[design.v]
module tpumac
    #(parameter BITS_AB=8,
    parameter BITS_C=16)
    (
    input clk, rst_n, WrEn, en,
    input signed [BITS_AB-1:0] Ain,
    input signed [BITS_AB-1:0] Bin,
    input signed [BITS_C-1:0] Cin,
    output reg signed [BITS_AB-1:0] Aout,
    output reg signed [BITS_AB-1:0] Bout,
    output reg signed [BITS_C-1:0] Cout
    );
    logic signed [BITS_C-1:0] AxB, CPAB;
    always_ff @(posedge clk, negedge rst_n) begin
        if (!rst_n) begin
            Aout <= 0;
            Bout <= 0;
        end else if (en) begin
            Aout <= Ain;
            Bout <= Bin;
        end
    end
    always_ff @(posedge clk, negedge rst_n) begin
        if (!rst_n) begin
            Cout <= 0;
        end else if (WrEn) begin
            Cout <= Cin;
        end else if (en) begin
            Cout <= CPAB;
        end 
    end
    always_comb begin
        AxB = Ain * Bin;
        CPAB = AxB + Cout;
    end
endmodule
module systolic_array
#(
parameter BITS = 8,
parameter DIM = 32
)
(
input clk,rst_n,en,
input [DIM-1:0][BITS-1:0] A,
input [DIM-1:0][BITS-1:0] B,
output [DIM-1:0][DIM-1:0][BITS*2-1:0] Cout
);
logic [DIM-1:0][DIM-1:0][BITS-1:0] MACAin, MACBin, MACAout, MACBout;
logic [DIM-1:0][DIM-1:0][BITS*2-1:0] MACCout;
assign Cout = MACCout;
genvar gi, gj;
generate
    for (gi = 0 ; gi < DIM ; gi++) begin : row
        for (gj = 0 ; gj < DIM ; gj++) begin : col
            tpumac #(.BITS_AB(BITS), .BITS_C(BITS*2)) iDUT (
                .clk(clk), .rst_n(rst_n), .WrEn(1'b0), .en(en),
                .Ain(MACAin[gi][gj]), .Bin(MACBin[gi][gj]), .Cin({(BITS*2){1'b0}}),
                .Aout(MACAout[gi][gj]), .Bout(MACBout[gi][gj]), .Cout(MACCout[gi][gj])
            );
        end
    end
endgenerate
always_comb begin : ABCManager
    for (int i = 0 ; i < DIM ; i++) begin
        MACAin[i][0] = A[i];
        MACBin[0][i] = B[i];
    end
    for (int i = 0 ; i < DIM ; i++) begin
        for (int j = 1 ; j < DIM ; j++) begin
            MACAin[i][j] = MACAout[i][j-1];
        end
    end
    for (int i = 1 ; i < DIM ; i++) begin
        for (int j = 0 ; j < DIM ; j++) begin
            MACBin[i][j] = MACBout[i-1][j]; 
        end
    end
end
endmodule
module layoutA
#(
    parameter BITS = 8,  
    parameter DIM = 32  
)
(
    input [DIM-1:0][DIM-1:0][BITS-1:0] INA,
    input [$clog2(DIM):0] m, n, 
    output logic [DIM-1:0][DIM*2-2:0][BITS-1:0] OUTA
);
always_comb begin : ConnectionsA
    for (int row = 0 ; row < DIM ; row++) begin
        for (int col = 0 ; col < DIM*2-1 ; col++) begin
            if (col >= DIM*2-1-n-row && col <= DIM*2-2-row && row < m) begin
                OUTA[row][col] = INA[row][DIM*2-2-col-row];
            end else begin
                OUTA[row][col] = 0;
            end
        end
    end
end
endmodule
module layoutB
#(
    parameter BITS = 8,  
    parameter DIM = 32  
)
(
    input [DIM-1:0][DIM-1:0][BITS-1:0] INB,
    input [$clog2(DIM):0] n, p, 
    output logic [DIM*2-2:0][DIM-1:0][BITS-1:0] OUTB
);
always_comb begin : ConnectionsB
    for (int row = 0 ; row < DIM ; row++) begin
        for (int col = 0 ; col < DIM*2-1 ; col++) begin
            if (col >= DIM*2-1-n-row && col <= DIM*2-2-row && row < p) begin
                OUTB[col][row] = INB[DIM*2-2-col-row][row];
            end else begin
                OUTB[col][row] = 0;
            end
        end
    end
end
endmodule
module MATMUL 
#(
    parameter BITS = 8,  
    parameter DIM = 32  
)
(
    input clk, rst_n, en,
    input [$clog2(DIM):0] m, n, p,
    input [DIM-1:0][DIM-1:0][BITS-1:0] matrixDataA,
    input [DIM-1:0][DIM-1:0][BITS-1:0] matrixDataB,
    output logic [DIM-1:0][DIM-1:0][BITS-1:0] dataOut,
    output logic done
);
logic [$clog2(DIM*4):0] count;
logic [DIM-1:0][BITS-1:0] Ain, Bin;
logic [DIM-1:0][DIM-1:0][BITS*2-1:0] Cout;
logic [DIM-1:0][DIM*2-2:0][BITS-1:0] OUTA;
logic [DIM*2-2:0][DIM-1:0][BITS-1:0] OUTB;
layoutA #(.BITS(BITS), .DIM(DIM))
LayoutADUT (.INA(matrixDataA),.m(m),.n(n),.OUTA(OUTA));
layoutB #(.BITS(BITS), .DIM(DIM))
LayoutBDUT (.INB(matrixDataB),.n(n),.p(p),.OUTB(OUTB));
systolic_array #(.BITS(BITS), .DIM(DIM))
SysArrayDUT (.clk(clk), .rst_n(rst_n), .en(en), .A(Ain), .B(Bin), .Cout(Cout));
always @(posedge clk, negedge rst_n) begin
    if (!rst_n) begin
        count <= 0;
    end else if (done) begin
        count <= 0;
    end else if (en == 1) begin
        count <= count + 1;
    end
end
always_comb begin : DataFeeder
    for (int i = 0 ; i < DIM ; i++) begin
        if (count <= DIM*2-2) begin
            Ain[i] = OUTA[i][DIM*2-2-count];
            Bin[i] = OUTB[DIM*2-2-count][i];
        end else begin
            Ain[i] = 0;
            Bin[i] = 0;
        end
    end
    for (int i = 0 ; i < DIM ; i++) begin
        for (int j = 0 ; j < DIM ; j++) begin
            dataOut[i][j] = Cout[i][j] >> BITS;  
        end
    end
end
always_comb begin : howdone
    done = count == m+n+p-2 ? 1 : 0;
end
endmodule
module matmul_top
#(
    parameter BITS = 8,
    parameter DIM = 4
)
(
    input clk, rst_n, en,
    input [$clog2(DIM):0] m, n, p,
    input [DIM*DIM*BITS-1:0] mat_a,
    input [DIM*DIM*BITS-1:0] mat_b,
    output [DIM*DIM*BITS-1:0] mat_c,
    output done
);
MATMUL #(.BITS(BITS), .DIM(DIM)) u_matmul (
    .clk(clk), .rst_n(rst_n), .en(en),
    .m(m), .n(n), .p(p),
    .matrixDataA(mat_a), .matrixDataB(mat_b),
    .dataOut(mat_c), .done(done)
);
endmodule
[run.sh]
#!/bin/bash
# the make line also repeats each setting of config.mk as NAME=value (left out here)
make -C /OpenROAD-flow-scripts/flow DESIGN_CONFIG=/design/flow/config.mk WORK_HOME=/design/flow/orfs CLKGATE_MAP_FILE= finish
[config.mk]
export PLATFORM = sky130hd
export DESIGN_NAME = matmul_top
export DESIGN_NICKNAME = matmul_top
export VERILOG_FILES = /design/flow/design.v
export SDC_FILE = /design/flow/constraint.sdc
export NUM_CORES = 4
export LEC_CHECK = 0
export ABC_AREA = 0
export CAP_MARGIN = 20
export CELL_PAD_IN_SITES_DETAIL_PLACEMENT = 0
export CORE_MARGIN = 2
export CORE_UTILIZATION = 68
export GPL_ROUTABILITY_DRIVEN = 1
export SETUP_SLACK_MARGIN = 2.02
export SLEW_MARGIN = 20
[constraint.sdc]
create_clock -name core_clock -period 6.82 [get_ports {clk}]
set_input_delay 1.3640 -clock core_clock [delete_from_list [all_inputs] [get_ports {clk}]]
set_output_delay 1.3640 -clock core_clock [all_outputs]
set_load 0.01 [all_outputs]
==> ds_physical_params.txt, run 1 <==
Implementation parameters

Parameter                              Value

Status
  Result of the run .................. stopped before the end
  Last stage reached .................. 5_1_grt
  Tool error .................. [ERROR GRT-0116] Global routing finished with congestion. Check the congestion regions in the DRC Viewer.

Die
  Init Core Util .................. 0.683
  X dimension of the die .................. 334 um
  Chip Area .................. 112000 um2
  I/O pin cnt .................. 397
  Overall die height .................. 334 um
  CORE AREA .................. 109000 um2
  Number of rows created at floorplan .................. 121

Yosys
  Synth Net Count .................. 9920
  Seq cells post-synth .................. 453
  Cell type with the largest total area after synthesis .................. fa_1
  Post-synth area hogs .................. fa_1 (31%), dfrtp_1 (15%), ha_1 (10%)
  Main logic family after synthesis .................. adder cells
  Cell area after synthesis .................. 74100 um2
  Post-synthesis compound-gate area fraction .................. 0.111
  Number of warnings issued by yosys .................. 17
  Post-synthesis instance total .................. 7896
  Post-synth ARST share .................. 1.00
  Most used standard cell by instance count after synthesis .................. inv_1
  Post-Syn Area per Cell .................. 9.39 um2
  Primary FF master, synth .................. dfrtp_1
  Most used standard cells in the synthesized netlist .................. inv_1 (1373), fa_1 (1141), nand2_1 (687)
  Yosys chip area .................. 74100 um2
  Cell Type Count .................. 107
  Simple share .................. 0.139
  Mux cell area share .................. 0.0436
  Fraction of post-synthesis cell area in the top cell type by area .................. 0.308
  Synth Seq Share .................. 0.153
  FA/HA/MAJ Cells, Area Fraction .................. 0.412
  Post-Synth XOR/XNOR Area .................. 0.0377
  # Cells Yosys .................. 7896
  Post-synth EDFFs .................. 0

Clock tree
  Maximum clock path buffer count .................. 3
  TritonCTS Buffers .................. 56
  Htree depth .................. 2
  CTS root buffer .................. clkbuf_16
  Clock net sink count .................. 453

Global route
  Total congestion overflow after global routing .................. 182
  Total global-route track usage .................. 0.740

Placement
  Weighted congestion reported at the end of routability-driven placement .................. 1.13
  Post-detailed-placement half-perimeter wirelength .................. 227000 um
  Port Buffers .................. 396
[routing by layer]
layer,GRT overflow,track usage
met2,80,0.915
met1,1,0.747
met3,20,0.578
met5,1,0.250
met4,80,0.721
[repair_timing]
action	in CTS
hold buffers	0
buffers inserted	67
gates resized	368
gates cloned	3
pin swaps	120
setup endpoints to repair	181
[through the flow]
| step | TNS [ns] | power [uW] | area (um2) | setup WS (ns) | std cells |
|---|---|---|---|---|---|
| after global placement | -126.47 | 40900 | 85800 | -2.21 | 10200 |
| after detailed placement | -144.05 | 43500 | 85800 | -2.37 | 10200 |
| after floorplan | -32.76 | 27400 | 74900 | -0.994 | 7896 |
| after CTS | -32.65 | 50300 | 89800 | -0.949 | 10300 |
==> run 2: changes to the inputs <==
Settings changed: ABC_AREA 0 to unset, CELL_PAD_IN_SITES_DETAIL_PLACEMENT 0 to unset, CORE_UTILIZATION 68 to 65, CTS_CLUSTER_DIAMETER set to 133, GPL_ROUTABILITY_DRIVEN 1 to unset, SETUP_SLACK_MARGIN 2.02 to unset, TNS_END_PERCENT set to 60.
Clock period 6.82 ns to 7.29 ns, I/O delays scaled along.
==> run 2 against run 1 <==
Effect of this change:
- the run again fails in 5_1_grt
- die size up 4.6%
- synthesized cell count unchanged
- synthesized area unchanged
==> ds_physical_params.txt, run 2 <==
Implementation parameters

Parameter                              Value

Yosys
  Post-synth area hogs .................. fa_1 (31%), dfrtp_1 (15%), ha_1 (10%)
  Post-synth ARST share .................. 1.00
  Cell area after synthesis .................. 74100 um2
  Post-synthesis compound-gate area fraction .................. 0.111
  Post-synthesis instance total .................. 7896
  Most used standard cells in the synthesized netlist .................. inv_1 (1373), fa_1 (1141), nand2_1 (687)
  Main logic family after synthesis .................. adder cells
  Post-Synth XOR/XNOR Area .................. 0.0377
  Simple share .................. 0.139
  Cell Type Count .................. 107
  Seq cells post-synth .................. 453
  Yosys chip area .................. 74100 um2
  Mux cell area share .................. 0.0436
  FA/HA/MAJ Cells, Area Fraction .................. 0.412
  Fraction of post-synthesis cell area in the top cell type by area .................. 0.308
  Most used standard cell by instance count after synthesis .................. inv_1
  Synth Net Count .................. 9920
  Number of warnings issued by yosys .................. 17
  Cell type with the largest total area after synthesis .................. fa_1
  Synth Seq Share .................. 0.153
  Post-Syn Area per Cell .................. 9.39 um2
  Post-synth EDFFs .................. 0
  # Cells Yosys .................. 7896
  Primary FF master, synth .................. dfrtp_1

Status
  Last stage reached .................. 5_1_grt
  Tool error .................. [ERROR GRT-0116] Global routing finished with congestion. Check the congestion regions in the DRC Viewer.
  Result of the run .................. stopped before the end

Die
  CORE AREA .................. 113000 um2
  X dimension of the die .................. 342 um
  Init Core Util .................. 0.657
  Number of rows created at floorplan .................. 123
  Chip Area .................. 117000 um2
  I/O pin cnt .................. 397
  Overall die height .................. 342 um

Placement
  Post-detailed-placement half-perimeter wirelength .................. 225000 um
  Post-placement setup slack .................. -1.91 ns
  Port Buffers .................. 396
  Weighted congestion reported at the end of routability-driven placement .................. 1.11

Clock tree
  Htree depth .................. 2
  TritonCTS Buffers .................. 57
  CTS root buffer .................. clkbuf_16
  Clock net sink count .................. 453
  Maximum clock path buffer count .................. 3

Global route
  Total global-route track usage .................. 0.697
  Total congestion overflow after global routing .................. 33
==> run 2: repair_timing <==
item	CTS
gates resized	475
pin swaps	286
gates cloned	1
setup endpoints to repair	70
hold buffers	0
setup buffers	116
==> run 2: stage by stage <==
stage	area [um2]	cells	TNS (ns)	power, uW	utilization
2_1_floorplan	74700	7896	-15.78	25500	-
3_3_place_gp	85900	10300	-91.55	37800	0.762
3_5_place_dp	85900	10300	-104.09	39900	0.762
4_1_cts	91100	10500	-4.93	47500	0.808
==> run 2: metal layers <==
layer,GRT usage,overflow
met1,0.717,1
met2,0.888,5
met3,0.495,8
met4,0.673,15
met5,0.227,4
==> run 3: changes to the inputs <==
Settings changed: CTS_CLUSTER_DIAMETER 133 to unset, TNS_END_PERCENT 60 to unset.
Clock period 7.29 ns to 8.86 ns, I/O delays scaled along.
==> run 3 against run 2 <==
Effect of this change:
- the run now finishes clean
- die size is the same
- synthesized cell count is the same
- synthesized area is the same
==> ds_physical_params.txt, run 3 <==
Physical implementation characteristics

Parameter                              Value

Status
  Result of the run .................. complete, no violations

Final timing
  Worst hold-check slack .................. 0.498 ns
  Final Max Slew Viols .................. 0
  Number of hold-slack violations in the final timing report .................. 0
  Unrepaired setup endpoints after global routing .................. false
  Portion of the clock cycle consumed by the worst path in the final layout .................. 0.978
  Fmax .................. 115 MHz
  Worst max-slew margin expressed relative to the limit .................. 0.293
  Final setup violation count .................. 0
  Worst clock skew .................. 0.103 ns
  Least-Margin Pin Slew .................. 1.06 ns
  Min Tclk post-route .................. 8.66 ns

Global route
  Number of antenna violations at the first check in global routing .................. 18
  Total congestion overflow after global routing .................. 0
  Largest net degree at the start of global routing .................. 201
  Total global-route track usage .................. 0.458
  Vias in the first global route .................. 69500
  Wire length of the first global-routing pass .................. 406000 um

Worst setup path
  Peak fanout along the critical path .................. 10
  Largest delay share family, worst path .................. adder cells
  Worst reg2reg path startpoint .................. u_matmul.count[1]$_DFFE_PN0P_
  Startpoint kind of the worst setup timing path .................. primary input
  Logic depth of the worst setup path including buffers .................. 28
  Crit path from .................. m[0]
  CP required .................. 9.38 ns
  Standard cell with the maximum stage delay on the critical path .................. fa_1
  Capturing point of the worst reg2reg path .................. u_matmul.SysArrayDUT.row[2].col[0].iDUT.Cout[15]$_DFFE_PN0P_
  WP buf/inv .................. 8
  Worst reg-to-reg path cell count .................. 29
  Type of destination of the critical path .................. flip-flop
  Class of the most critical setup path .................. in -> reg
  Arrival time worst endpoint .................. 9.18 ns
  Setup slack, reg-to-reg .................. 0.29 ns
  Stage delay of the slowest cell on the critical path .................. 0.55 ns
  Worst Setup EP .................. u_matmul.SysArrayDUT.row[3].col[0].iDUT.Cout[15]$_DFFE_PN0P_

Yosys
  Post-synthesis compound-gate area fraction .................. 0.111
  Post-synth EDFFs .................. 0
  FA/HA/MAJ Cells, Area Fraction .................. 0.412
  Synth Net Count .................. 9920
  # Cells Yosys .................. 7896
  Seq cells post-synth .................. 453
  Post-synth ARST share .................. 1.00
  Yosys chip area .................. 74100 um2
  Post-Syn Area per Cell .................. 9.39 um2
  Cell type with the largest total area after synthesis .................. fa_1
  Post-synthesis instance total .................. 7896
  Post-Synth XOR/XNOR Area .................. 0.0377
  Post-synth area hogs .................. fa_1 (31%), dfrtp_1 (15%), ha_1 (10%)
  Fraction of post-synthesis cell area in the top cell type by area .................. 0.308
  Mux cell area share .................. 0.0436
  Main logic family after synthesis .................. adder cells
  Cell area after synthesis .................. 74100 um2
  Most used standard cell by instance count after synthesis .................. inv_1
  Synth Seq Share .................. 0.153
  Primary FF master, synth .................. dfrtp_1
  Simple share .................. 0.139
  Number of warnings issued by yosys .................. 17
  Most used standard cells in the synthesized netlist .................. inv_1 (1373), fa_1 (1141), nand2_1 (687)
  Cell Type Count .................. 107

Finish
  Final design utilization .................. 0.760
  Fillers .................. 7005
  Area Overhead vs Synth .................. 15.7%
  Final Net Count .................. 10600

Die
  X dimension of the die .................. 342 um
  CORE AREA .................. 113000 um2
  Overall die height .................. 342 um
  I/O pin cnt .................. 397
  Init Core Util .................. 0.657
  Number of rows created at floorplan .................. 123
  Chip Area .................. 117000 um2

Clock tree
  Clock tree from TritonCTS .................. done
  Clock net sink count .................. 453
  Hold Buf Count CTS .................. 0
  CTS root buffer .................. clkbuf_16
  Htree depth .................. 2
  Clock transition at the registers of the reported paths .................. 0.07 ns
  TritonCTS Buffers .................. 57
  Insertion Delay late pin .................. 0.74 ns
  Maximum clock path buffer count .................. 3

Power and ir drop
  Part of the total power dissipated in sequential elements .................. 0.129
  Leakage Power .................. 0.0429 uW
  P_comb .................. 27500 uW
  Main power group .................. combinational logic
  Net Switching .................. 18400 uW
  Power density of the placed cells .................. 404 nW/um2
  Clk. pwr .................. 2730 uW
  Relative contribution of the clock network to total power .................. 0.079
  Design Power .................. 34700 uW
  Int Power .................. 16300 uW
  Fraction of power spent switching nets .................. 0.530
  Worst voltage drop across the vdd grid .................. 0.418 mV
  Fraction of power consumed by combinational cells .................. 0.793
  Sequential power .................. 4450 uW

Job
  Count of warning messages emitted by the tools .................. 76
  Max cap viols .................. 0

Routing
  Post-detailed-route count of antenna-violating nets .................. 0
  Drt first pass iters .................. 7
  Number of vias per cell .................. 6.31
  Number of design-rule violations left by the first detailed-router iteration .................. 6099
  Residual DRC .................. 0
  WL per Instance .................. 25.9 um
  Routed wire length .................. 262000 um
  Routed via count .................. 63900

Placement
  Port Buffers .................. 396
  Post-detailed-placement half-perimeter wirelength .................. 205000 um
  Weighted congestion reported at the end of routability-driven placement .................. 1.09

Worst hold path
  Hold path endpoint .................. u_matmul.SysArrayDUT.row[2].col[0].iDUT.Cout[15]$_DFFE_PN0P_
  Worst Hold Class .................. reg -> reg
  Depth of the worst hold-timing path .................. 1
  Startpoint of the worst hold path .................. u_matmul.SysArrayDUT.row[2].col[0].iDUT.Cout[15]$_DFFE_PN0P_
[run 3: layout make-up]
class	count	area (um2)	share of cell area
sequential	453	11300	0.132
timing repair buffer	1123	9800	0.114
tap	1500	1880	0.0219
inverter	1378	5170	0.0604
clock inverter	39	627	0.00731
antenna	12	30.0	0.000350
multi-input combinational	5562	55400	0.646
clock buffer	67	1510	0.0177
[run 3: metrics by stage]
stage                     setup TNS (ns)  cell area (um2)  worst slack (ns)  cells
after detailed placement          -18.66            83400            -0.728  10000
after global placement            -12.70            83400            -0.596  10000
after CTS                              0            85600            0.0109  10100
after floorplan                  -0.0181            74200           -0.0181   7896
after global routing                   0            85700            0.0130  10100
final                                  0            85700             0.198  10100
[run 3: timing repair]
item                       in CTS  in global routing
setup endpoints to repair       2                 34
gates cloned                    0                  2
gates resized                   1                 28
pin swaps                       1                  7
buffers inserted                2                  2
[run 3: per-layer routing]
layer / vias up / GRT usage / wire (um)
li1: 26900 / - / -
met5: - / 0.00123 / 94
met4: 12 / 0.293 / 21100
met1: 32100 / 0.568 / 94200
met2: 3838 / 0.735 / 122000
met3: 1132 / 0.0907 / 25400
==> run 4: changes to the inputs <==
Settings changed: CAP_MARGIN 20 to 5, CORE_ASPECT_RATIO set to 1.22, CORE_UTILIZATION 65 to 40, GPL_ROUTABILITY_DRIVEN set to 0, HOLD_SLACK_MARGIN set to 0.29, MAX_ROUTING_LAYER set to met4, MIN_ROUTING_LAYER set to met2, PLACE_DENSITY_LB_ADDON set to 0.08, TNS_END_PERCENT set to 40.
Clock period 8.86 ns to 14.3 ns, I/O delays scaled along.
==> run 4 against run 3 <==
Effect of this change:
- the flow now stops in 5_1_grt
- die size grew 62%
- synthesized area is the same
- synthesized cell count is the same
==> ds_physical_params.txt, run 4 <==
Implementation parameters

Parameter                              Value

Clock tree
  Count of buffers added by post-CTS timing repair for setup .................. 0
  Hold Buf Count CTS .................. 0
  CTS root buffer .................. clkbuf_16
  TritonCTS Buffers .................. 61
  Htree depth .................. 2
  Post-cts sizing count .................. 0
  Clock net sink count .................. 453
  Maximum clock path buffer count .................. 3

Yosys
  Synth Net Count .................. 9920
  Cell type with the largest total area after synthesis .................. fa_1
  Post-Syn Area per Cell .................. 9.39 um2
  Cell area after synthesis .................. 74100 um2
  Synth Seq Share .................. 0.153
  Simple share .................. 0.139
  Seq cells post-synth .................. 453
  FA/HA/MAJ Cells, Area Fraction .................. 0.412
  Number of warnings issued by yosys .................. 17
  Post-synthesis instance total .................. 7896
  Fraction of post-synthesis cell area in the top cell type by area .................. 0.308
  Most used standard cell by instance count after synthesis .................. inv_1
  # Cells Yosys .................. 7896
  Cell Type Count .................. 107
  Post-Synth XOR/XNOR Area .................. 0.0377
  Yosys chip area .................. 74100 um2
  Post-synth area hogs .................. fa_1 (31%), dfrtp_1 (15%), ha_1 (10%)
  Main logic family after synthesis .................. adder cells
  Post-synth ARST share .................. 1.00
  Post-synthesis compound-gate area fraction .................. 0.111
  Mux cell area share .................. 0.0436
  Post-synth EDFFs .................. 0
  Most used standard cells in the synthesized netlist .................. inv_1 (1373), fa_1 (1141), nand2_1 (687)
  Primary FF master, synth .................. dfrtp_1

Global route
  Total congestion overflow after global routing .................. 45
  Total global-route track usage .................. 0.446

Die
  Init Core Util .................. 0.402
  Chip Area .................. 189000 um2
  Overall die height .................. 479 um
  X dimension of the die .................. 394 um
  Number of rows created at floorplan .................. 174
  CORE AREA .................. 184000 um2
  I/O pin cnt .................. 397

Status
  Last stage reached .................. 5_1_grt
  Tool error .................. [ERROR GRT-0116] Global routing finished with congestion. Check the congestion regions in the DRC Viewer.
  Result of the run .................. stopped before the end

Placement
  Post-detailed-placement half-perimeter wirelength .................. 188000 um
  Cell area after placement .................. 79500 um2
  Port Buffers .................. 396
## run 4: layer usage
metal | GRT overflow | track usage
met1 | - | -
met2 | 4 | 0.506
met3 | 39 | 0.515
met4 | 2 | 0.201
met5 | - | -
## run 4: stage by stage
step | worst slack (ns) | hold WS, ns | utilization | std cells
4_1_cts | 2.91 | 0.495 | 0.444 | 10500
3_5_place_dp | 2.12 | 0.471 | 0.432 | 10300
3_3_place_gp | 2.28 | 0.493 | 0.432 | 10300
2_1_floorplan | 3.60 | 0.443 | - | 7896
==> run 5: changes to the inputs <==
Settings changed: CAP_MARGIN 5 to 20, CORE_ASPECT_RATIO 1.22 to unset, GPL_ROUTABILITY_DRIVEN 0 to unset, HOLD_SLACK_MARGIN 0.29 to unset, MAX_ROUTING_LAYER met4 to unset, MIN_ROUTING_LAYER met2 to unset, PLACE_DENSITY set to 0.6, PLACE_DENSITY_LB_ADDON 0.08 to unset, SETUP_SLACK_MARGIN set to -0.84, TNS_END_PERCENT 40 to unset.
Clock period 14.3 ns to 10.1 ns, I/O delays scaled along.
==> run 5 against run 4 <==
Effect of this change:
- synthesized cell count unchanged
- synthesized area unchanged
- die size is essentially flat
- the run now finishes clean
==> ds_physical_params.txt, run 5 <==
Physical implementation characteristics

Parameter                              Value

Worst hold path
  Worst Hold Class .................. reg -> reg
  Depth of the worst hold-timing path .................. 1
  Hold path endpoint .................. u_matmul.SysArrayDUT.row[2].col[0].iDUT.Cout[15]$_DFFE_PN0P_
  Startpoint of the worst hold path .................. u_matmul.SysArrayDUT.row[2].col[0].iDUT.Cout[15]$_DFFE_PN0P_

Final timing
  Unrepaired setup endpoints after global routing .................. false
  Least-Margin Pin Slew .................. 1.20 ns
  Worst max-slew margin expressed relative to the limit .................. 0.201
  Min Tclk post-route .................. 9.54 ns
  Final setup violation count .................. 0
  Number of hold-slack violations in the final timing report .................. 0
  Fmax .................. 105 MHz
  Worst clock skew .................. 0.0347 ns
  Final Max Slew Viols .................. 0
  Portion of the clock cycle consumed by the worst path in the final layout .................. 0.944

Yosys
  Seq cells post-synth .................. 453
  Post-synthesis instance total .................. 7896
  Simple share .................. 0.139
  Post-synth area hogs .................. fa_1 (31%), dfrtp_1 (15%), ha_1 (10%)
  Cell type with the largest total area after synthesis .................. fa_1
  Synth Seq Share .................. 0.153
  FA/HA/MAJ Cells, Area Fraction .................. 0.412
  Mux cell area share .................. 0.0436
  Post-Syn Area per Cell .................. 9.39 um2
  Fraction of post-synthesis cell area in the top cell type by area .................. 0.308
  Post-synth ARST share .................. 1.00
  Cell area after synthesis .................. 74100 um2
  Number of warnings issued by yosys .................. 17
  Most used standard cell by instance count after synthesis .................. inv_1
  # Cells Yosys .................. 7896
  Synth Net Count .................. 9920
  Main logic family after synthesis .................. adder cells
  Post-synth EDFFs .................. 0
  Post-synthesis compound-gate area fraction .................. 0.111
  Cell Type Count .................. 107
  Yosys chip area .................. 74100 um2
  Most used standard cells in the synthesized netlist .................. inv_1 (1373), fa_1 (1141), nand2_1 (687)
  Primary FF master, synth .................. dfrtp_1
  Post-Synth XOR/XNOR Area .................. 0.0377

Worst setup path
  CP required .................. 10.62 ns
  WP buf/inv .................. 8
  Logic depth of the worst setup path including buffers .................. 28
  Worst Setup EP .................. u_matmul.SysArrayDUT.row[3].col[0].iDUT.Cout[15]$_DFFE_PN0P_
  Capturing point of the worst reg2reg path .................. u_matmul.SysArrayDUT.row[3].col[0].iDUT.Cout[15]$_DFFE_PN0P_
  Worst reg2reg path startpoint .................. u_matmul.count[0]$_DFFE_PN0P_
  Type of destination of the critical path .................. flip-flop
  Largest delay share family, worst path .................. adder cells
  Standard cell with the maximum stage delay on the critical path .................. clkdlybuf4s50_1
  Crit path from .................. n[1]
  Stage delay of the slowest cell on the critical path .................. 0.61 ns
  Class of the most critical setup path .................. in -> reg
  Arrival time worst endpoint .................. 10.06 ns
  Startpoint kind of the worst setup timing path .................. primary input
  Setup slack, reg-to-reg .................. 0.84 ns
  Peak fanout along the critical path .................. 29
  Worst reg-to-reg path cell count .................. 27

Power and ir drop
  Fraction of power spent switching nets .................. 0.532
  Main power group .................. combinational logic
  Clk. pwr .................. 2680 uW
  Sequential power .................. 3860 uW
  Int Power .................. 13400 uW
  Part of the total power dissipated in sequential elements .................. 0.135
  Leakage Power .................. 0.0411 uW
  Fraction of power consumed by combinational cells .................. 0.772
  P_comb .................. 22200 uW
  Net Switching .................. 15300 uW
  Power density of the placed cells .................. 342 nW/um2
  Worst voltage drop across the vdd grid .................. 0.302 mV
  Relative contribution of the clock network to total power .................. 0.094

Clock tree
  Clock net sink count .................. 453
  Clock transition at the registers of the reported paths .................. 0.05 ns
  Post-cts sizing count .................. 0
  Clock tree from TritonCTS .................. done
  Count of buffers added by post-CTS timing repair for setup .................. 0
  Hold Buf Count CTS .................. 0
  TritonCTS Buffers .................. 68
  Insertion Delay late pin .................. 0.70 ns
  CTS root buffer .................. clkbuf_16
  Htree depth .................. 3
  Maximum clock path buffer count .................. 3

Placement
  Weighted congestion reported at the end of routability-driven placement .................. 1.03
  Post-detailed-placement half-perimeter wirelength .................. 200000 um
  Number of placed cells counting well taps .................. 10600
  Port Buffers .................. 396

Die
  X dimension of the die .................. 434 um
  Chip Area .................. 189000 um2
  CORE AREA .................. 184000 um2
  I/O pin cnt .................. 397
  Number of rows created at floorplan .................. 157
  Overall die height .................. 434 um
  Init Core Util .................. 0.404

Global route
  Number of antenna violations at the first check in global routing .................. 11
  Total congestion overflow after global routing .................. 0
  Largest net degree at the start of global routing .................. 174
  Total global-route track usage .................. 0.268
  Vias in the first global route .................. 62300
  Wire length of the first global-routing pass .................. 383000 um

Job
  Max cap viols .................. 0
  Count of warning messages emitted by the tools .................. 76

Routing
  Number of vias per cell .................. 5.46
  Routed wire length .................. 247000 um
  Routed via count .................. 58500
  Residual DRC .................. 0
  WL per Instance .................. 23.0 um
  Number of design-rule violations left by the first detailed-router iteration .................. 4180
  Drt first pass iters .................. 5
  Post-detailed-route count of antenna-violating nets .................. 0

Finish
  Final Net Count .................. 10200
  Area Overhead vs Synth .................. 13.4%
  Final design utilization .................. 0.457
  Final non-filler cell total .................. 10700

Status
  Result of the run .................. complete, no violations
-- run 5: per-layer routing --
| layer | vias to the layer above | GRT usage | wire, um |
|---|---|---|---|
| li1 | 26100 | - | - |
| met1 | 30100 | 0.355 | 106000 |
| met2 | 1807 | 0.437 | 115000 |
| met3 | 465 | 0.0457 | 15100 |
| met4 | 6 | 0.104 | 10800 |
| met5 | - | 0 | 38 |
-- run 5: through the flow --
stage,worst slack [ns],total power [uW],hold WS (ns),setup TNS (ns),instance area (um2)
after floorplan,0.245,18000,0.443,0,74100
after global placement,0.0912,25500,0.470,0,81500
after detailed placement,-0.0155,25800,0.460,-0.0155,81500
after CTS,0.715,28700,0.476,0,84000
after global routing,0.189,31400,0.493,0,84000
final,0.563,28700,0.474,0,84000
-- run 5: area by class of cell --
cell class                      instances  area, um2
Timing Repair Buffer                  736       6710
Tap cell                             2464       3080
Sequential cell                       453      11300
Antenna cell                            1       2.50
Clock inverter                         37        557
Multi-Input combinational cell       5562      55200
Fill cell                           17600      99700
Clock buffer                           88       1940
Inverter                             1378       5170
==> run 6: changes to the inputs <==
Settings changed: CORE_UTILIZATION 40 to 58, PLACE_DENSITY 0.6 to unset, SETUP_SLACK_MARGIN -0.84 to unset.
Clock period 10.1 ns to 7.33 ns, I/O delays scaled along.
==> run 6 against run 5 <==
Effect of this change:
- cell count decreased by 0.50%
- clock power increased by 18%
- now fails the layout checks on negative setup slack
- setup slack worse by 1.0 ns
- core utilization up 26 points
- hold slack improved by 0.011 ns
- total power up 62%
- wire length grew 8.7%
==> ds_physical_params.txt, run 6 <==
Physical implementation characteristics

Parameter                              Value

Worst setup path
  Class of the most critical setup path .................. in -> reg
  Peak fanout along the critical path .................. 9
  Largest delay share family, worst path .................. adder cells
  Worst reg2reg path startpoint .................. u_matmul.count[0]$_DFFE_PN0P_
  Startpoint kind of the worst setup timing path .................. primary input
  Crit path from .................. m[2]
  Stage delay of the slowest cell on the critical path .................. 0.58 ns
  Setup slack, reg-to-reg .................. -0.34 ns
  Arrival time worst endpoint .................. 8.35 ns
  WP buf/inv .................. 9
  Logic depth of the worst setup path including buffers .................. 27
  Standard cell with the maximum stage delay on the critical path .................. fa_1
  Worst Setup EP .................. u_matmul.SysArrayDUT.row[3].col[0].iDUT.Cout[13]$_DFFE_PN0P_
  Type of destination of the critical path .................. flip-flop
  CP required .................. 7.88 ns
  Worst reg-to-reg path cell count .................. 30
  Capturing point of the worst reg2reg path .................. u_matmul.SysArrayDUT.row[3].col[0].iDUT.Cout[13]$_DFFE_PN0P_

Worst hold path
  Hold path endpoint .................. u_matmul.SysArrayDUT.row[0].col[2].iDUT.Cout[15]$_DFFE_PN0P_
  Startpoint of the worst hold path .................. u_matmul.SysArrayDUT.row[0].col[2].iDUT.Cout[15]$_DFFE_PN0P_
  Worst Hold Class .................. reg -> reg
  Depth of the worst hold-timing path .................. 1

Yosys
  Post-synth EDFFs .................. 0
  Main logic family after synthesis .................. adder cells
  Yosys chip area .................. 74100 um2
  Cell area after synthesis .................. 74100 um2
  Post-Synth XOR/XNOR Area .................. 0.0377
  # Cells Yosys .................. 7896
  Seq cells post-synth .................. 453
  Primary FF master, synth .................. dfrtp_1
  Cell type with the largest total area after synthesis .................. fa_1
  Post-synthesis instance total .................. 7896
  Fraction of post-synthesis cell area in the top cell type by area .................. 0.308
  Cell Type Count .................. 107
  FA/HA/MAJ Cells, Area Fraction .................. 0.412
  Number of warnings issued by yosys .................. 17
  Most used standard cells in the synthesized netlist .................. inv_1 (1373), fa_1 (1141), nand2_1 (687)
  Post-synth ARST share .................. 1.00
  Simple share .................. 0.139
  Post-Syn Area per Cell .................. 9.39 um2
  Mux cell area share .................. 0.0436
  Most used standard cell by instance count after synthesis .................. inv_1
  Post-synth area hogs .................. fa_1 (31%), dfrtp_1 (15%), ha_1 (10%)
  Post-synthesis compound-gate area fraction .................. 0.111
  Synth Seq Share .................. 0.153
  Synth Net Count .................. 9920

Power and ir drop
  P_comb .................. 37900 uW
  Net Switching .................. 23900 uW
  Relative contribution of the clock network to total power .................. 0.068
  Fraction of power spent switching nets .................. 0.514
  Fraction of power consumed by combinational cells .................. 0.817
  Leakage Power .................. 0.0453 uW
  Clk. pwr .................. 3170 uW
  Sequential power .................. 5310 uW
  Int Power .................. 22600 uW
  Worst voltage drop across the vdd grid .................. 0.690 mV
  Part of the total power dissipated in sequential elements .................. 0.114
  Main power group .................. combinational logic
  Power density of the placed cells .................. 508 nW/um2

Clock tree
  Clock net sink count .................. 453
  Maximum clock path buffer count .................. 3
  Htree depth .................. 2
  Insertion Delay late pin .................. 0.72 ns
  Clock transition at the registers of the reported paths .................. 0.07 ns
  CTS root buffer .................. clkbuf_16
  TritonCTS Buffers .................. 57
  Clock tree from TritonCTS .................. done

Placement
  Weighted congestion reported at the end of routability-driven placement .................. 1.10
  Cell area after placement .................. 86600 um2
  Port Buffers .................. 396
  Post-detailed-placement half-perimeter wirelength .................. 216000 um

Final timing
  Worst max-slew margin expressed relative to the limit .................. 0.367
  Worst clock skew .................. 0.0827 ns
  Final worst-path setup slack .................. -0.465 ns
  Final Max Slew Viols .................. 0
  Least-Margin Pin Slew .................. 0.950 ns
  Fmax .................. 128 MHz
  Number of hold-slack violations in the final timing report .................. 0
  Portion of the clock cycle consumed by the worst path in the final layout .................. 1.06
  Worst hold-check slack .................. 0.485 ns
  Final setup violation count .................. 37
  Unrepaired setup endpoints after global routing .................. true
  Min Tclk post-route .................. 7.80 ns

Routing
  Post-detailed-route count of antenna-violating nets .................. 0
  Number of design-rule violations left by the first detailed-router iteration .................. 5280
  Residual DRC .................. 0
  Routed via count .................. 63900
  Drt first pass iters .................. 8
  WL per Instance .................. 25.2 um
  Routed wire length .................. 268000 um
  Number of vias per cell .................. 5.99

Global route
  Number of antenna violations at the first check in global routing .................. 17
  Wire length of the first global-routing pass .................. 411000 um
  Vias in the first global route .................. 68800
  Total global-route track usage .................. 0.415
  Total congestion overflow after global routing .................. 0
  Largest net degree at the start of global routing .................. 171

Finish
  Post-route cell area .................. 91300 um2
  Area Overhead vs Synth .................. 23.2%
  Final Net Count .................. 11000

Die
  I/O pin cnt .................. 397
  Overall die height .................. 361 um
  Init Core Util .................. 0.583
  Chip Area .................. 131000 um2
  Number of rows created at floorplan .................. 131
  X dimension of the die .................. 361 um
  CORE AREA .................. 127000 um2

Status
  Result of the run .................. finished with violations
  Failed Checks .................. negative setup slack

Job
  Max cap viols .................. 0
  Count of warning messages emitted by the tools .................. 83
-- run 6: per-layer routing --
metal / vias up / part of all wire / track usage
li1: 27700 / - / -
met1: 32400 / 0.38 / 0.524
met2: 2947 / 0.47 / 0.678
met3: 848 / 0.079 / 0.0734
met4: 16 / 0.070 / 0.233
met5: - / 0.00038 / 0
-- run 6: cell type report --
type                            count  area (um2)
Timing Repair Buffer             1498       13200
Inverter                         1378        5190
Tap cell                         1662        2080
Fill cell                        9010       35900
Clock inverter                     34         470
Clock buffer                       73        1610
Sequential cell                   453       11300
Multi-Input combinational cell   5562       57400
Antenna cell                        5        12.5
-- run 6: through the flow --
step / instances / TNS (ns) / power, uW / utilization / worst slack (ns)
6_report: 10700 / -8.75 / 46400 / 0.718 / -0.465
4_1_cts: 10600 / -6.34 / 44600 / 0.707 / -0.412
5_1_grt: 10700 / -14.54 / 49700 / 0.718 / -0.625
2_1_floorplan: 7896 / -11.51 / 25400 / - / -0.608
3_3_place_gp: 10500 / -104.61 / 38800 / 0.681 / -1.92
3_5_place_dp: 10500 / -110.08 / 40000 / 0.681 / -1.96
-- run 6: timing repair --
action / CTS / global route
endpoints found under the setup margin: 72 / 56
cloned: 1 / 1
resized: 193 / 226
pin swaps: 110 / 136
hold buffers: 0 / 0
setup buffers: 49 / 42
==> run 7: changes to the inputs <==
Settings changed: CORE_MARGIN 2 to 6, CORE_UTILIZATION 58 to 17, GPL_TIMING_DRIVEN set to 0, HOLD_SLACK_MARGIN set to -0.09, TNS_END_PERCENT set to 90.
Clock period 7.33 ns to 11.0 ns, I/O delays scaled along.
==> run 7 against run 6 <==
Effect of this change:
- still fails the layout checks on negative setup slack
- clock skew fell by 0.048 ns
- combinational power fell by 41%
- first-iteration DRC count rose by 6.5%
- global-route usage fell by 27 points
- sequential share of layout area rose by 0.28 points
- synthesized area did not move
- synthesized cell count did not move
- flip-flop count did not move
- hold slack got worse by 0.0044 ns
- clock power fell by 26%
- register-to-register slack improved by 0.23 ns
- critical endpoint is now u_matmul.SysArrayDUT.row[2].col[0].iDUT.Cout[14]$_DFFE_PN0P_
- largest cell class unchanged
- highest routed layer unchanged
==> ds_physical_params.txt, run 7 <==
Physical implementation characteristics

Parameter                              Value

Clock tree
  Maximum clock path buffer count .................. 3
  Clock transition at the registers of the reported paths .................. 0.06 ns
  Insertion Delay late pin .................. 0.68 ns
  CTS root buffer .................. clkbuf_16
  Clock net sink count .................. 453
  Clock tree from TritonCTS .................. done
  Htree depth .................. 3
  TritonCTS Buffers .................. 67
  Hold Buf Count CTS .................. 0

Die
  X dimension of the die .................. 672 um
  Chip Area .................. 452000 um2
  CORE AREA .................. 432000 um2
  I/O pin cnt .................. 397
  Overall die height .................. 672 um
  Init Core Util .................. 0.171
  Number of rows created at floorplan .................. 241

Final timing
  Final setup violation count .................. 5
  Portion of the clock cycle consumed by the worst path in the final layout .................. 1.01
  Fmax .................. 90.0 MHz
  Min Tclk post-route .................. 11.11 ns
  Unrepaired setup endpoints after global routing .................. true
  Number of hold-slack violations in the final timing report .................. 0
  Final Max Slew Viols .................. 0
  Worst clock skew .................. 0.0350 ns
  Worst max-slew margin expressed relative to the limit .................. 0.148
  Least-Margin Pin Slew .................. 1.28 ns
  Final worst-path setup slack .................. -0.109 ns

Yosys
  Simple share .................. 0.139
  Post-synth area hogs .................. fa_1 (31%), dfrtp_1 (15%), ha_1 (10%)
  FA/HA/MAJ Cells, Area Fraction .................. 0.412
  Most used standard cell by instance count after synthesis .................. inv_1
  Synth Seq Share .................. 0.153
  Post-Synth XOR/XNOR Area .................. 0.0377
  Cell Type Count .................. 107
  Number of warnings issued by yosys .................. 17
  Post-synth EDFFs .................. 0
  Synth Net Count .................. 9920
  Primary FF master, synth .................. dfrtp_1
  Yosys chip area .................. 74100 um2
  Main logic family after synthesis .................. adder cells
  Cell type with the largest total area after synthesis .................. fa_1
  Mux cell area share .................. 0.0436
  Post-synthesis instance total .................. 7896
  Post-Syn Area per Cell .................. 9.39 um2
  Post-synthesis compound-gate area fraction .................. 0.111
  Most used standard cells in the synthesized netlist .................. inv_1 (1373), fa_1 (1141), nand2_1 (687)
  Seq cells post-synth .................. 453
  # Cells Yosys .................. 7896
  Post-synth ARST share .................. 1.00
  Cell area after synthesis .................. 74100 um2
  Fraction of post-synthesis cell area in the top cell type by area .................. 0.308

Placement
  Port Buffers .................. 395
  Post-placement setup slack .................. -3.82 ns
  Post-detailed-placement half-perimeter wirelength .................. 272000 um
  Number of placed cells counting well taps .................. 14000
  Weighted congestion reported at the end of routability-driven placement .................. 1.06

Worst setup path
  Arrival time worst endpoint .................. 11.66 ns
  CP required .................. 11.55 ns
  Startpoint kind of the worst setup timing path .................. flip-flop
  Worst Setup EP .................. u_matmul.SysArrayDUT.row[2].col[0].iDUT.Cout[14]$_DFFE_PN0P_
  Class of the most critical setup path .................. reg -> reg
  Stage delay of the slowest cell on the critical path .................. 1.14 ns
  Logic depth of the worst setup path including buffers .................. 28
  Crit path from .................. u_matmul.count[1]$_DFFE_PN0P_
  Capturing point of the worst reg2reg path .................. u_matmul.SysArrayDUT.row[2].col[0].iDUT.Cout[14]$_DFFE_PN0P_
  Largest delay share family, worst path .................. adder cells
  Peak fanout along the critical path .................. 12
  Standard cell with the maximum stage delay on the critical path .................. a221oi_1
  Setup slack, reg-to-reg .................. -0.11 ns
  Type of destination of the critical path .................. flip-flop
  Worst reg2reg path startpoint .................. u_matmul.count[1]$_DFFE_PN0P_
  Worst reg-to-reg path cell count .................. 28
  WP buf/inv .................. 8

Global route
  Vias in the first global route .................. 62500
  Wire length of the first global-routing pass .................. 463000 um
  Number of antenna violations at the first check in global routing .................. 58
  Total congestion overflow after global routing .................. 0
  Largest net degree at the start of global routing .................. 92
  Total global-route track usage .................. 0.141

Routing
  Drt first pass iters .................. 8
  Routed wire length .................. 325000 um
  Number of vias per cell .................. 4.31
  Number of design-rule violations left by the first detailed-router iteration .................. 5623
  Residual DRC .................. 0
  WL per Instance .................. 22.9 um
  Post-detailed-route count of antenna-violating nets .................. 0
  Routed via count .................. 61200

Finish
  Final Net Count .................. 10400
  Final design utilization .................. 0.206
  Area Overhead vs Synth .................. 20.4%
  Final non-filler cell total .................. 14200

Worst hold path
  Startpoint of the worst hold path .................. u_matmul.SysArrayDUT.row[2].col[0].iDUT.Cout[15]$_DFFE_PN0P_
  Hold path endpoint .................. u_matmul.SysArrayDUT.row[2].col[0].iDUT.Cout[15]$_DFFE_PN0P_
  Worst Hold Class .................. reg -> reg
  Depth of the worst hold-timing path .................. 1

Power and ir drop
  Int Power .................. 12000 uW
  Fraction of power consumed by combinational cells .................. 0.805
  Worst voltage drop across the vdd grid .................. 0.260 mV
  Net Switching .................. 15500 uW
  Relative contribution of the clock network to total power .................. 0.085
  Clk. pwr .................. 2350 uW
  P_comb .................. 22200 uW
  Power density of the placed cells .................. 308 nW/um2
  Sequential power .................. 3010 uW
  Main power group .................. combinational logic
  Part of the total power dissipated in sequential elements .................. 0.109
  Leakage Power .................. 0.0413 uW
  Fraction of power spent switching nets .................. 0.564

Job
  Max cap viols .................. 0
  Count of warning messages emitted by the tools .................. 59

Status
  Failed Checks .................. negative setup slack
  Result of the run .................. finished with violations
==> run 7: metrics by stage <==
step	TNS (ns)	total power (uW)	hold WS, ns	area, um2
2_1_floorplan	0	16500	0.443	74100
3_3_place_gp	-6700.39	24000	0.463	85200
3_5_place_dp	-140.01	24300	0.463	86300
4_1_cts	0	27300	0.483	89000
5_1_grt	-0.0161	29700	0.497	89200
6_report	-0.177	27500	0.480	89300
==> run 7: final cells by class <==
cell class,count,area [um2]
fillers,47600,343000
inverters,1378,5180
clock inverters,27,330
multi-input cells,5562,55700
repair buffers,462,5010
diodes,16,40.0
clock buffers,93,2010
flip-flops and latches,453,11300
well taps,5710,7140
plain buffers,500,2560
==> run 7: what timing repair did <==
item	in CTS	in global routing
pin swaps	5	3
setup buffers	14	9
endpoints found under the setup margin	74	28
gates resized	75	41
==> run 7: routing by layer <==
metal | vias up | global-route usage | share of wire
met5 | - | 0 | 0.000028
met4 | 2 | 0.0604 | 0.053
met3 | 689 | 0.0355 | 0.084
met2 | 2626 | 0.229 | 0.46
met1 | 31200 | 0.176 | 0.40
li1 | 26600 | - | -
==> run 8: changes to the inputs <==
Settings changed: CORE_MARGIN 6 to 2, CORE_UTILIZATION 17 to 71, CTS_CLUSTER_SIZE set to 31, GPL_TIMING_DRIVEN 0 to unset, HOLD_SLACK_MARGIN -0.09 to unset, TNS_END_PERCENT 90 to unset.
Clock period 11.0 ns to 7.14 ns, I/O delays scaled along.
==> run 8 against run 7 <==
Effect of this change:
- the run now fails in 5_1_grt
- die size decreased by 76%
- synthesized cell count unchanged
- synthesized area unchanged
==> ds_physical_params.txt, run 8 <==
Implementation parameters

Parameter                              Value

Placement
  Weighted congestion reported at the end of routability-driven placement .................. 1.10
  Post-detailed-placement half-perimeter wirelength .................. 230000 um
  Port Buffers .................. 396
  Number of placed cells counting well taps .................. 10100

Die
  Chip Area .................. 107000 um2
  CORE AREA .................. 103000 um2
  Number of rows created at floorplan .................. 118
  I/O pin cnt .................. 397
  Init Core Util .................. 0.716
  Overall die height .................. 327 um
  X dimension of the die .................. 327 um

Yosys
  # Cells Yosys .................. 7896
  Post-synth area hogs .................. fa_1 (31%), dfrtp_1 (15%), ha_1 (10%)
  Post-synthesis instance total .................. 7896
  Seq cells post-synth .................. 453
  Post-Syn Area per Cell .................. 9.39 um2
  Cell Type Count .................. 107
  Most used standard cell by instance count after synthesis .................. inv_1
  Primary FF master, synth .................. dfrtp_1
  Simple share .................. 0.139
  Post-Synth XOR/XNOR Area .................. 0.0377
  Synth Net Count .................. 9920
  Yosys chip area .................. 74100 um2
  Post-synth EDFFs .................. 0
  Mux cell area share .................. 0.0436
  Main logic family after synthesis .................. adder cells
  Cell area after synthesis .................. 74100 um2
  Number of warnings issued by yosys .................. 17
  Post-synth ARST share .................. 1.00
  FA/HA/MAJ Cells, Area Fraction .................. 0.412
  Fraction of post-synthesis cell area in the top cell type by area .................. 0.308
  Post-synthesis compound-gate area fraction .................. 0.111
  Most used standard cells in the synthesized netlist .................. inv_1 (1373), fa_1 (1141), nand2_1 (687)
  Cell type with the largest total area after synthesis .................. fa_1
  Synth Seq Share .................. 0.153

Clock tree
  TritonCTS Buffers .................. 56
  Clock net sink count .................. 453
  CTS root buffer .................. clkbuf_16
  Maximum clock path buffer count .................. 3
  Hold Buf Count CTS .................. 0
  Htree depth .................. 2

Status
  Last stage reached .................. 5_1_grt
  Tool error .................. [ERROR GRT-0116] Global routing finished with congestion. Check the congestion regions in the DRC Viewer.
  Result of the run .................. stopped before the end

Global route
  Total global-route track usage .................. 0.880
  Total congestion overflow after global routing .................. 2185
-- run 8: repair_timing --
item                                    in CTS
buffers inserted                           149
pin swaps                                  273
cloned                                       5
endpoints found under the setup margin      77
gates resized                              494
-- run 8: per-layer routing --
layer | GRT usage | GRT overflow
met4 | 0.946 | 775
met1 | 0.854 | 47
met2 | 1.03 | 1271
met5 | 0.471 | 10
met3 | 0.739 | 82
-- run 8: through the flow --
step,utilization,setup TNS (ns),setup WS [ns],area [um2]
4_1_cts,0.877,-20.54,-0.777,90800
3_5_place_dp,0.827,-116.72,-2.15,85600
3_3_place_gp,0.827,-95.84,-1.72,85600
2_1_floorplan,-,-18.19,-0.760,74900
==> run 9: changes to the inputs <==
Settings changed: ABC_AREA set to 1, CELL_PAD_IN_SITES_DETAIL_PLACEMENT set to 0, CORE_UTILIZATION 71 to 22, CTS_CLUSTER_SIZE 31 to unset, GPL_ROUTABILITY_DRIVEN set to 0, PLACE_DENSITY_LB_ADDON set to 0.23, SETUP_SLACK_MARGIN set to -0.11.
Clock period 7.14 ns to 8.89 ns, I/O delays scaled along.
==> run 9 against run 8 <==
Effect of this change:
- die size grew to 3.2 times the previous value
- synthesized area down 1.3%
- the run now finishes clean
- synthesized cell count rose by 18%
==> ds_physical_params.txt, run 9 <==
Physical implementation characteristics

Parameter                              Value

Placement
  Port Buffers .................. 396
  Number of placed cells counting well taps .................. 14000
  Post-detailed-placement half-perimeter wirelength .................. 208000 um
  Cell area after placement .................. 83800 um2

Yosys
  FA/HA/MAJ Cells, Area Fraction .................. 0.418
  Post-synth ARST share .................. 1.00
  Post-synthesis compound-gate area fraction .................. 0.0800
  # Cells Yosys .................. 9315
  Number of warnings issued by yosys .................. 17
  Most used standard cells in the synthesized netlist .................. nand2_1 (2231), inv_1 (2038), fa_1 (1141)
  Cell type with the largest total area after synthesis .................. fa_1
  Yosys chip area .................. 73100 um2
  Post-synthesis instance total .................. 9315
  Primary FF master, synth .................. dfrtp_1
  Synth Seq Share .................. 0.155
  Synth Net Count .................. 11300
  Post-synth EDFFs .................. 0
  Post-Syn Area per Cell .................. 7.85 um2
  Post-synth area hogs .................. fa_1 (31%), dfrtp_1 (15%), nand2_1 (11%)
  Fraction of post-synthesis cell area in the top cell type by area .................. 0.312
  Main logic family after synthesis .................. adder cells
  Cell Type Count .................. 52
  Mux cell area share .................. 0
  Post-Synth XOR/XNOR Area .................. 0.0344
  Cell area after synthesis .................. 73100 um2
  Simple share .................. 0.174
  Most used standard cell by instance count after synthesis .................. nand2_1
  Seq cells post-synth .................. 453

Worst setup path
  Crit path from .................. n[1]
  CP required .................. 9.42 ns
  Worst reg-to-reg path cell count .................. 31
  Arrival time worst endpoint .................. 8.83 ns
  Most used cell, CP .................. nand2_1
  Class of the most critical setup path .................. in -> reg
  Worst reg2reg path startpoint .................. u_matmul.count[0]$_DFFE_PN0P_
  Largest delay share family, worst path .................. adder cells
  WP buf/inv .................. 10
  Logic depth of the worst setup path including buffers .................. 36
  Capturing point of the worst reg2reg path .................. u_matmul.SysArrayDUT.row[0].col[0].iDUT.Cout[14]$_DFFE_PN0P_
  Setup slack, reg-to-reg .................. 0.74 ns
  Startpoint kind of the worst setup timing path .................. primary input
  Type of destination of the critical path .................. flip-flop
  Peak fanout along the critical path .................. 6
  Stage delay of the slowest cell on the critical path .................. 0.55 ns
  Standard cell with the maximum stage delay on the critical path .................. fa_1
  Worst Setup EP .................. u_matmul.SysArrayDUT.row[0].col[0].iDUT.Cout[14]$_DFFE_PN0P_

Clock tree
  CTS root buffer .................. clkbuf_16
  Count of buffers added by post-CTS timing repair for setup .................. 0
  Clock transition at the registers of the reported paths .................. 0.06 ns
  TritonCTS Buffers .................. 70
  Insertion Delay late pin .................. 0.69 ns
  Hold Buf Count CTS .................. 0
  Clock tree from TritonCTS .................. done
  Htree depth .................. 3
  Clock net sink count .................. 453
  Post-cts sizing count .................. 0
  Maximum clock path buffer count .................. 3

Power and ir drop
  P_comb .................. 24400 uW
  Relative contribution of the clock network to total power .................. 0.099
  Leakage Power .................. 0.0454 uW
  Net Switching .................. 17200 uW
  Power density of the placed cells .................. 365 nW/um2
  Main power group .................. combinational logic
  Int Power .................. 14400 uW
  Part of the total power dissipated in sequential elements .................. 0.128
  Fraction of power consumed by combinational cells .................. 0.773
  Fraction of power spent switching nets .................. 0.545
  Worst voltage drop across the vdd grid .................. 0.358 mV
  Sequential power .................. 4050 uW
  Clk. pwr .................. 3130 uW

Final timing
  Portion of the clock cycle consumed by the worst path in the final layout .................. 0.934
  Worst max-slew margin expressed relative to the limit .................. 0.330
  Least-Margin Pin Slew .................. 1.00 ns
  Final setup violation count .................. 0
  Unrepaired setup endpoints after global routing .................. false
  Min Tclk post-route .................. 8.30 ns
  Number of hold-slack violations in the final timing report .................. 0
  Worst clock skew .................. 0.0339 ns
  Final Max Slew Viols .................. 0
  Fmax .................. 120 MHz

Finish
  Area Overhead vs Synth .................. 18.0%
  Post-route cell area .................. 86300 um2
  Final non-filler cell total .................. 14200
  Final Net Count .................. 11800
  Fillers .................. 36600

Die
  Init Core Util .................. 0.221
  X dimension of the die .................. 581 um
  Chip Area .................. 337000 um2
  CORE AREA .................. 331000 um2
  Number of rows created at floorplan .................. 211
  I/O pin cnt .................. 397
  Overall die height .................. 581 um

Status
  Result of the run .................. complete, no violations

Global route
  Total congestion overflow after global routing .................. 0
  Total global-route track usage .................. 0.152
  Wire length of the first global-routing pass .................. 393000 um
  Number of antenna violations at the first check in global routing .................. 4
  Largest net degree at the start of global routing .................. 172
  Vias in the first global route .................. 62800

Worst hold path
  Worst Hold Class .................. reg -> reg
  Depth of the worst hold-timing path .................. 2
  Hold path endpoint .................. u_matmul.SysArrayDUT.row[3].col[3].iDUT.Cout[0]$_DFFE_PN0P_
  Startpoint of the worst hold path .................. u_matmul.SysArrayDUT.row[3].col[3].iDUT.Cout[0]$_DFFE_PN0P_

Routing
  Residual DRC .................. 0
  Routed via count .................. 59000
  Routed wire length .................. 251000 um
  Post-detailed-route count of antenna-violating nets .................. 0
  Number of design-rule violations left by the first detailed-router iteration .................. 3811
  Number of vias per cell .................. 4.17
  WL per Instance .................. 17.7 um
  Drt first pass iters .................. 6

Job
  Count of warning messages emitted by the tools .................. 70
  Max cap viols .................. 0
## run 9: per-stage QoR
step           hold slack, ns  power (uW)  utilization  worst slack [ns]  TNS, ns
2_1_floorplan           0.448       20000            -             0.524        0
3_3_place_gp            0.464       28800        0.253           -0.0158  -0.0275
4_1_cts                 0.483       32100        0.261             0.660        0
3_5_place_dp            0.469       28700        0.253           -0.0801   -0.272
5_1_grt                 0.495       35600        0.261            0.0626        0
6_report                0.479       31500        0.261             0.591        0
## run 9: metal layers
metal / GRT usage / part of all wire / vias up
met4: 0.0496 / 0.037 / 0
met1: 0.205 / 0.46 / 28700
met5: 0 / 0 / -
li1: - / - / 28800
met3: 0.0207 / 0.047 / 276
met2: 0.249 / 0.46 / 1272
## run 9: final cells by class
type | instances | area [um2] | area share
Timing Repair Buffer | 844 | 7550 | 0.0875
Antenna cell | 2 | 5.00 | 0.0000580
Sequential cell | 453 | 11300 | 0.131
Inverter | 2068 | 7770 | 0.0901
Tap cell | 4366 | 5460 | 0.0633
Clock inverter | 37 | 577 | 0.00668
Clock buffer | 89 | 1930 | 0.0224
Multi-Input combinational cell | 6298 | 51700 | 0.599
==> run 10: changes to the inputs <==
Settings changed: CAP_MARGIN 20 to 5, CELL_PAD_IN_SITES_DETAIL_PLACEMENT 0 to 1, CELL_PAD_IN_SITES_GLOBAL_PLACEMENT set to 1, CORE_ASPECT_RATIO set to 1.07, CORE_MARGIN 2 to 4, CORE_UTILIZATION 22 to 32, CTS_CLUSTER_DIAMETER set to 249, CTS_CLUSTER_SIZE set to 11, GPL_ROUTABILITY_DRIVEN 0 to 1, GPL_TIMING_DRIVEN set to 1, MAX_ROUTING_LAYER set to met4, PLACE_DENSITY_LB_ADDON 0.23 to 0.09, SETUP_SLACK_MARGIN -0.11 to unset, SLEW_MARGIN 20 to 0.
Clock period 8.89 ns to 15.9 ns, I/O delays scaled along.
==> run 10 against run 9 <==
Effect of this change:
- first-iteration DRC count shrank 29%
- core utilization rose by 9.2 points
- via count rose by 0.64%
- still clean on timing, DRC and antenna
- synthesized cell count is the same
- final area is 7.1% lower
- setup slack better by 3.9 ns
- clock-buffer cell count shrank 41
- sequential power fell by 42%
- total power is 49% lower
- clock skew is 0.035 ns higher
- cell count decreased by 13%
- global-route usage grew 8.1 points
==> ds_physical_params.txt, run 10 <==
Physical implementation characteristics

Parameter                              Value

Worst hold path
  Worst Hold Class .................. reg -> reg
  Startpoint of the worst hold path .................. u_matmul.SysArrayDUT.row[2].col[1].iDUT.Cout[0]$_DFFE_PN0P_
  Hold path endpoint .................. u_matmul.SysArrayDUT.row[2].col[1].iDUT.Cout[0]$_DFFE_PN0P_
  Depth of the worst hold-timing path .................. 2

Finish
  Final Net Count .................. 11300
  Multi-input combinational cell area .................. 51600 um2
  Final design utilization .................. 0.353
  Area Overhead vs Synth .................. 9.66%
  Fillers .................. 27500
  FF+latch area .................. 11300 um2

Yosys
  Primary FF master, synth .................. dfrtp_1
  Simple share .................. 0.174
  Most used standard cell by instance count after synthesis .................. nand2_1
  Post-Syn Area per Cell .................. 7.85 um2
  Synth Net Count .................. 11300
  Post-synthesis instance total .................. 9315
  Number of warnings issued by yosys .................. 17
  Yosys chip area .................. 73100 um2
  Cell type with the largest total area after synthesis .................. fa_1
  Fraction of post-synthesis cell area in the top cell type by area .................. 0.312
  Main logic family after synthesis .................. adder cells
  FA/HA/MAJ Cells, Area Fraction .................. 0.418
  Mux cell area share .................. 0
  Post-synth ARST share .................. 1.00
  Post-Synth XOR/XNOR Area .................. 0.0344
  Seq cells post-synth .................. 453
  Post-synth area hogs .................. fa_1 (31%), dfrtp_1 (15%), nand2_1 (11%)
  Cell Type Count .................. 52
  Most used standard cells in the synthesized netlist .................. nand2_1 (2231), inv_1 (2038), fa_1 (1141)
  # Cells Yosys .................. 9315
  Post-synth EDFFs .................. 0
  Synth Seq Share .................. 0.155
  Cell area after synthesis .................. 73100 um2
  Post-synthesis compound-gate area fraction .................. 0.0800

Worst setup path
  Stage delay of the slowest cell on the critical path .................. 0.88 ns
  Worst reg-to-reg path cell count .................. 34
  Type of destination of the critical path .................. flip-flop
  Crit path from .................. n[2]
  Standard cell with the maximum stage delay on the critical path .................. clkdlybuf4s50_1
  Logic depth of the worst setup path including buffers .................. 35
  Startpoint kind of the worst setup timing path .................. primary input
  Arrival time worst endpoint .................. 11.93 ns
  Peak fanout along the critical path .................. 16
  Setup slack, reg-to-reg .................. 5.13 ns
  Class of the most critical setup path .................. in -> reg
  Largest delay share family, worst path .................. adder cells
  Worst Setup EP .................. u_matmul.SysArrayDUT.row[0].col[0].iDUT.Cout[14]$_DFFE_PN0P_
  Most used cell, CP .................. nand2_1
  CP required .................. 16.44 ns
  WP buf/inv .................. 6
  Worst reg2reg path startpoint .................. u_matmul.count[0]$_DFFE_PN0P_
  Capturing point of the worst reg2reg path .................. u_matmul.SysArrayDUT.row[0].col[0].iDUT.Cout[14]$_DFFE_PN0P_

Final timing
  Worst max-slew margin expressed relative to the limit .................. 0.224
  Unrepaired setup endpoints after global routing .................. false
  Worst clock skew .................. 0.0685 ns
  Setup_tns .................. 0 ns
  Least-Margin Pin Slew .................. 1.16 ns
  Fmax .................. 87.8 MHz
  Portion of the clock cycle consumed by the worst path in the final layout .................. 0.716
  Final Max Slew Viols .................. 0
  Final setup violation count .................. 0
  Min Tclk post-route .................. 11.39 ns
  Number of hold-slack violations in the final timing report .................. 0

Power and ir drop
  Relative contribution of the clock network to total power .................. 0.068
  Power density of the placed cells .................. 202 nW/um2
  Net Switching .................. 9530 uW
  Clk. pwr .................. 1100 uW
  Fraction of power consumed by combinational cells .................. 0.789
  Int Power .................. 6660 uW
  P_comb .................. 12800 uW
  Leakage Power .................. 0.0428 uW
  Sequential power .................. 2330 uW
  Main power group .................. combinational logic
  Worst voltage drop across the vdd grid .................. 0.131 mV
  Part of the total power dissipated in sequential elements .................. 0.144
  Fraction of power spent switching nets .................. 0.589

Status
  Result of the run .................. complete, no violations

Routing
  WL per Instance .................. 21.3 um
  Post-detailed-route count of antenna-violating nets .................. 0
  Number of vias per cell .................. 4.81
  Residual DRC .................. 0
  Drt first pass iters .................. 5
  Routed wire length .................. 263000 um
  Number of design-rule violations left by the first detailed-router iteration .................. 2702
  Routed via count .................. 59400

Die
  Init Core Util .................. 0.322
  Number of rows created at floorplan .................. 181
  Chip Area .................. 236000 um2
  CORE AREA .................. 227000 um2
  X dimension of the die .................. 470 um
  I/O pin cnt .................. 397
  Overall die height .................. 503 um

Clock tree
  Clock net sink count .................. 453
  Count of buffers added by post-CTS timing repair for setup .................. 0
  Htree depth .................. 2
  Hold Buf Count CTS .................. 0
  Post-cts sizing count .................. 0
  Clock transition at the registers of the reported paths .................. 0.06 ns
  TritonCTS Buffers .................. 47
  Maximum clock path buffer count .................. 3
  Insertion Delay late pin .................. 0.70 ns
  CTS root buffer .................. clkbuf_16
  Clock tree from TritonCTS .................. done

Global route
  Total congestion overflow after global routing .................. 0
  Vias in the first global route .................. 66800
  Largest net degree at the start of global routing .................. 191
  Number of antenna violations at the first check in global routing .................. 4
  Total global-route track usage .................. 0.233
  Wire length of the first global-routing pass .................. 412000 um

Placement
  Post-detailed-placement half-perimeter wirelength .................. 219000 um
  Weighted congestion reported at the end of routability-driven placement .................. 0.951
  Port Buffers .................. 396

Job
  Max cap viols .................. 0
  Count of warning messages emitted by the tools .................. 73
-- run 10: per-layer routing --
layer	vias up	part of all wire	track usage	wire length [um]
met5	-	0	-	0
met4	0	0.022	0.0451	5910
met3	222	0.027	0.0208	7030
met2	825	0.51	0.419	135000
met1	30500	0.44	0.287	115000
li1	27800	-	-	-
-- run 10: layout make-up --
cell class / instances / area share
multi-input cells: 6298 / 0.644
flip-flops and latches: 453 / 0.141
inverters: 2068 / 0.0969
repair buffers: 447 / 0.0548
well taps: 3019 / 0.0471
clock buffers: 48 / 0.0150
clock inverters: 4 / 0.000749
diodes: 4 / 0.000125
-- run 10: metrics by stage --
stage,cells,instance area (um2),total power (uW),hold slack (ns),setup slack (ns)
6_report,12300,80200,16200,0.481,4.51
4_1_cts,12300,80200,16500,0.485,4.61
2_1_floorplan,9315,73100,11200,0.448,6.13
5_1_grt,12300,80200,18300,0.505,3.94
3_5_place_dp,12300,78900,15300,0.469,3.84
3_3_place_gp,12300,78900,15000,0.460,3.87
Power is estimated from default activity; no workload was simulated.
